Setup of run A:
// Viterbi
module Viterbi(Dx, Rx, oen, rxrdy, clock, seqrdy,reset
    );
output Dx;
output oen;
output rxrdy;
input [1:0] Rx;
input seqrdy;
input reset;
input clock;
wire[3:0] A0_out;
wire[3:0] A1_out;
wire[3:0] A2_out;
wire[3:0] A3_out;
wire[3:0] A4_out;
wire[3:0] A5_out;
wire[3:0] A6_out;
wire[3:0] A7_out;
 wire [3:0] acs0_pm_out;
 wire [3:0] acs1_pm_out;
 wire [3:0] acs2_pm_out;
 wire [3:0] acs3_pm_out;
 wire [3:0] acs4_pm_out;
 wire [3:0] acs5_pm_out;   
 wire [3:0] acs6_pm_out;   
 wire [3:0] acs7_pm_out;
wire acs0_label;
wire acs1_label;
wire acs2_label;
wire acs3_label;
wire acs4_label;
wire acs5_label;
wire acs6_label;
wire acs7_label;
wire len;
wire aen;
wire [3:0] min_metric;
assign rxrdy = len;
wire [1:0] HD1;	wire [1:0] HD9;
wire [1:0] HD2;	wire [1:0] HD10;
wire [1:0] HD3;   wire [1:0] HD11;
wire [1:0] HD4;	wire [1:0] HD12;
wire [1:0] HD5;	wire [1:0] HD13;
wire [1:0] HD6;	wire [1:0] HD14;
wire [1:0] HD7;	wire [1:0] HD15;
wire [1:0] HD8;	wire [1:0] HD16;
BMU U1(.HD1(HD1), .HD2(HD2), .HD3(HD3), .HD4(HD4), .HD5(HD5), .HD6(HD6), .HD7(HD7), .HD8(HD8), .HD9(HD9), .HD10(HD10), .HD11(HD11), .HD12(HD12), .HD13(HD13), .HD14(HD14), .HD15(HD15), .HD16(HD16), .Rx(Rx), .len(len & seqrdy), .clock(clock), .reset(reset)
);
ACSU U2(.acs0_pm_out(acs0_pm_out), .acs1_pm_out(acs1_pm_out), 
              .acs2_pm_out(acs2_pm_out), .acs3_pm_out(acs3_pm_out), 
              .acs4_pm_out(acs4_pm_out), .acs5_pm_out(acs5_pm_out), 
              .acs6_pm_out(acs6_pm_out), .acs7_pm_out(acs7_pm_out),
              .acs0_label(acs0_label),   .acs1_label(acs1_label), 
              .acs2_label(acs2_label),   .acs3_label(acs3_label), 
              .acs4_label(acs4_label),   .acs5_label(acs5_label), 
              .acs6_label(acs6_label),   .acs7_label(acs7_label),
              .acs0_pm_ina(A0_out),  .acs0_pm_inb(A4_out), .HD0_ina(HD1), .HD0_inb(HD9),
  ...
Size: about 2000 cells after synthesis.
==> flow/config.mk <==
export PLATFORM = sky130hd
export DESIGN_NAME = Viterbi
export DESIGN_NICKNAME = Viterbi
export VERILOG_FILES = /design/flow/design.v
export SDC_FILE = /design/flow/constraint.sdc
export NUM_CORES = 4
export LEC_CHECK = 0
export ABC_AREA = 1
export CAP_MARGIN = 30
export CELL_PAD_IN_SITES_GLOBAL_PLACEMENT = 1
export CORE_MARGIN = 2
export CORE_UTILIZATION = 68
export CTS_CLUSTER_SIZE = 25
export GPL_ROUTABILITY_DRIVEN = 0
export MAX_ROUTING_LAYER = met5
export SETUP_SLACK_MARGIN = 0.21
export SLEW_MARGIN = 25
==> flow/constraint.sdc <==
create_clock -name core_clock -period 8.85 [get_ports {clock}]
set_input_delay 1.7700 -clock core_clock [delete_from_list [all_inputs] [get_ports {clock}]]
set_output_delay 1.7700 -clock core_clock [all_outputs]
set_load 0.01 [all_outputs]
run.sh (not shown) runs the stock make flow with config.mk's settings and CLKGATE_MAP_FILE=.
FAIL run A @ global placement without I/O (3_1_place_gp_skip_io): tool exited with error
Edits applied to the flow inputs when going from run A to run B:
- GPL_ROUTABILITY_DRIVEN no longer set, was 0
- PLACE_DENSITY_LB_ADDON now 0.27, previously not set
- SETUP_SLACK_MARGIN no longer set, was 0.21
- SLEW_MARGIN now 20, was 25
- CTS_CLUSTER_SIZE no longer set, was 25
- CORE_UTILIZATION now 70, was 68
- CELL_PAD_IN_SITES_GLOBAL_PLACEMENT no longer set, was 1
- MAX_ROUTING_LAYER no longer set, was met5
- CAP_MARGIN now 20, was 30
- the clock period (ns, I/O delays scaled along) now 7.79, was 8.85
Findings:
| width of the die | higher: run A |. Run B vs. run A: placement row count saw a decrease, floorplan core density saw an increase, yosys cell count saw little to no change, die size saw a decrease. Run B went all the way through the flow, and no timing, DRC or antenna check failed.
Setup changes, run B to run C
- CORE_UTILIZATION now 72, was 70
- CTS_CLUSTER_SIZE now 83, previously not set
- the clock period (ns, I/O delays scaled along) now 7.77, was 7.79
### Flow results
- Run C improves on run B in overall die area.
- Diff run B and run C: final worst-path cycle share lower in run C
- Summary of run C over run B: worst path setup slack after routing went up by 0.065 ns, fraction of met3 tracks used by global routing picked up an extra 0.54 points, number of filler cells placed in the layout lower, total non-filler cell area in the finished layout moved up.
- Share of the final layout cell area in multi-input gates: run C vs run B, no meaningful difference

Viterbi again, from the RTL that the note above started with.
export LEC_CHECK = 0
export CAP_MARGIN = 5
export CORE_ASPECT_RATIO = 1.58
export CORE_MARGIN = 2
export CORE_UTILIZATION = 72
export CTS_CLUSTER_DIAMETER = 348
export CTS_CLUSTER_SIZE = 57
export MAX_ROUTING_LAYER = met4
export PLACE_DENSITY = 0.66
export SETUP_SLACK_MARGIN = -0.36
export SLEW_MARGIN = 10
create_clock -name core_clock -period 4.94 [get_ports {clock}]
The starting point stopped in 5_1_grt.
Rerun with:
Settings changed: CAP_MARGIN 5 to 20, CORE_ASPECT_RATIO 1.58 to default, CTS_CLUSTER_DIAMETER 348 to default, CTS_CLUSTER_SIZE 57 to default, MAX_ROUTING_LAYER met4 to default, PLACE_DENSITY 0.66 to 0.4, SETUP_SLACK_MARGIN -0.36 to default, SLEW_MARGIN 10 to 20.
Clock period 4.94 ns to 6.57 ns, I/O delays scaled along.
- Now the flow never finished: it broke off in 4_1_cts, error DPL-0033
- die size hardly moves
- synthesized area is unchanged
- synthesized cell count is unchanged
Rerun with:
Settings changed: CORE_UTILIZATION 72 to 40, PLACE_DENSITY 0.4 to default.
Clock period 6.57 ns to 8.0 ns, I/O delays scaled along.
Effect: The new run completed without violations; synthesized cell count does not change; die area is higher by 78%; synthesized area does not change.
Rerun with:
Settings changed: ABC_AREA from default to 1, CORE_UTILIZATION 40 to 72, PLACE_DENSITY_LB_ADDON from default to 0.2, SETUP_SLACK_MARGIN from default to 1.81.
Clock period 8.0 ns to 7.79 ns, I/O delays scaled along.
After rerunning: The changed run did not get past 5_1_grt with GRT-0232. Die size falls by 46%. Synthesized cell count increases by 23%. Synthesized area came out lower by 3.3%.

Starting RTL as in the previous note.
clock: 8.85 ns
lec_check: 0
abc_area: 1
cap_margin: 20
cell_pad_in_sites_global_placement: 1
core_margin: 2
core_utilization: 68
cts_cluster_size: 25
gpl_routability_driven: 0
max_routing_layer: met5
place_density_lb_addon: 0.07
setup_slack_margin: 0.55
slew_margin: 25
The baseline died in 3_1_place_gp_skip_io.
==> next run, changes <==
CELL_PAD_IN_SITES_GLOBAL_PLACEMENT = unset   (was 1)
CORE_UTILIZATION = 72   (was 68)
CTS_CLUSTER_DIAMETER = 370   (was unset)
CTS_CLUSTER_SIZE = 83   (was 25)
GPL_ROUTABILITY_DRIVEN = unset   (was 0)
MAX_ROUTING_LAYER = unset   (was met5)
PLACE_DENSITY_LB_ADDON = 0.16   (was 0.07)
SETUP_SLACK_MARGIN = unset   (was 0.55)
SLEW_MARGIN = 20   (was 25)
clock period = 6.29 ns   (was 8.85 ns; I/O delays follow)
This time the run died in 5_1_grt, error GRT-0232.
Area after synthesis stays the same.
Die area came out lower by 5.4%.
Synthesized cell count stays the same.
==> next run, changes <==
ABC_AREA = unset   (was 1)
CORE_UTILIZATION = 52   (was 72)
CTS_CLUSTER_DIAMETER = unset   (was 370)
CTS_CLUSTER_SIZE = unset   (was 83)
PLACE_DENSITY_LB_ADDON = unset   (was 0.16)
clock period = 3.79 ns   (was 6.29 ns; I/O delays follow)
Effect:
- Now the flow completed, yet does not pass: setup timing
- die size went up by 42%
- area after synthesis is higher by 3.5%
- synthesized cell count falls by 19%
==> next run, changes <==
ABC_AREA = 1   (was unset)
CORE_UTILIZATION = 70   (was 52)
CTS_CLUSTER_SIZE = 75   (was unset)
PLACE_DENSITY_LB_ADDON = 0.27   (was unset)
TNS_END_PERCENT = 5   (was unset)
clock period = 6.25 ns   (was 3.79 ns; I/O delays follow)
With this change the flow died in 5_1_grt, error GRT-0232.
Synthesized area decreases by a few percent.
Synthesized cell count grows by a quarter to a third.
Die area came out lower by a quarter to a third.

Starting RTL as in the previous note.
Settings: LEC_CHECK=0, ABC_AREA=1, CAP_MARGIN=20, CORE_ASPECT_RATIO=0.5, CORE_MARGIN=2, CORE_UTILIZATION=72, CTS_CLUSTER_DIAMETER=282, CTS_CLUSTER_SIZE=98, PLACE_DENSITY=0.42, SETUP_SLACK_MARGIN=0.54, SLEW_MARGIN=20; clock period 3.51 ns.
The first run failed in global routing, error GRT-0232.
Change:
Settings changed: ABC_AREA 1 to not set, CORE_ASPECT_RATIO 0.5 to not set, CORE_UTILIZATION 72 to 46, CTS_CLUSTER_DIAMETER 282 to not set, CTS_CLUSTER_SIZE 98 to not set, PLACE_DENSITY 0.42 to not set, SETUP_SLACK_MARGIN 0.54 to not set, TNS_END_PERCENT set to 5.
Clock period 3.51 ns to 4.42 ns, I/O delays scaled along.
The changed run completed and failed the layout checks on setup timing.
Area after synthesis grows by 3.5%.
Die area grows by 60%.
Synthesized cell count shrinks by 19%.
Change:
Settings changed: CORE_UTILIZATION 46 to 72, CTS_CLUSTER_DIAMETER set to 382, CTS_CLUSTER_SIZE set to 10, SETUP_SLACK_MARGIN set to 2.58.
Clock period 4.42 ns to 8.67 ns, I/O delays scaled along.
Outcome:
- The new run ran to the end with no violations
- worst setup slack is better by 3.7 ns
- sequential cell count is unchanged
- sequential share of layout area increases by 2.9 points
- wire length increases by 9.7%
- maximum frequency decreases by 6.2%
- design area decreases by 9.2%
- final cell count decreases by 16%
- global-route usage increases by 14 points
Change:
Settings changed: CTS_CLUSTER_DIAMETER 382 to 387, CTS_CLUSTER_SIZE 10 to 98, PLACE_DENSITY set to 0.38, SETUP_SLACK_MARGIN 2.58 to not set, TNS_END_PERCENT 5 to not set.
Clock period 8.67 ns to 5.77 ns, I/O delays scaled along.
Result: The new run aborted during global routing (GRT-0232). Area after synthesis stays the same. Synthesized cell count stays the same. Die area stays the same.
Change:
Settings changed: CORE_UTILIZATION 72 to 66, CTS_CLUSTER_DIAMETER 387 to not set, CTS_CLUSTER_SIZE 98 to not set, PLACE_DENSITY 0.38 to not set.
Clock period 5.77 ns to 9.05 ns, I/O delays scaled along.
Effect: The new run produced a clean layout. Area after synthesis does not change. Die size rises by 8.9%. Synthesized cell count is unchanged.
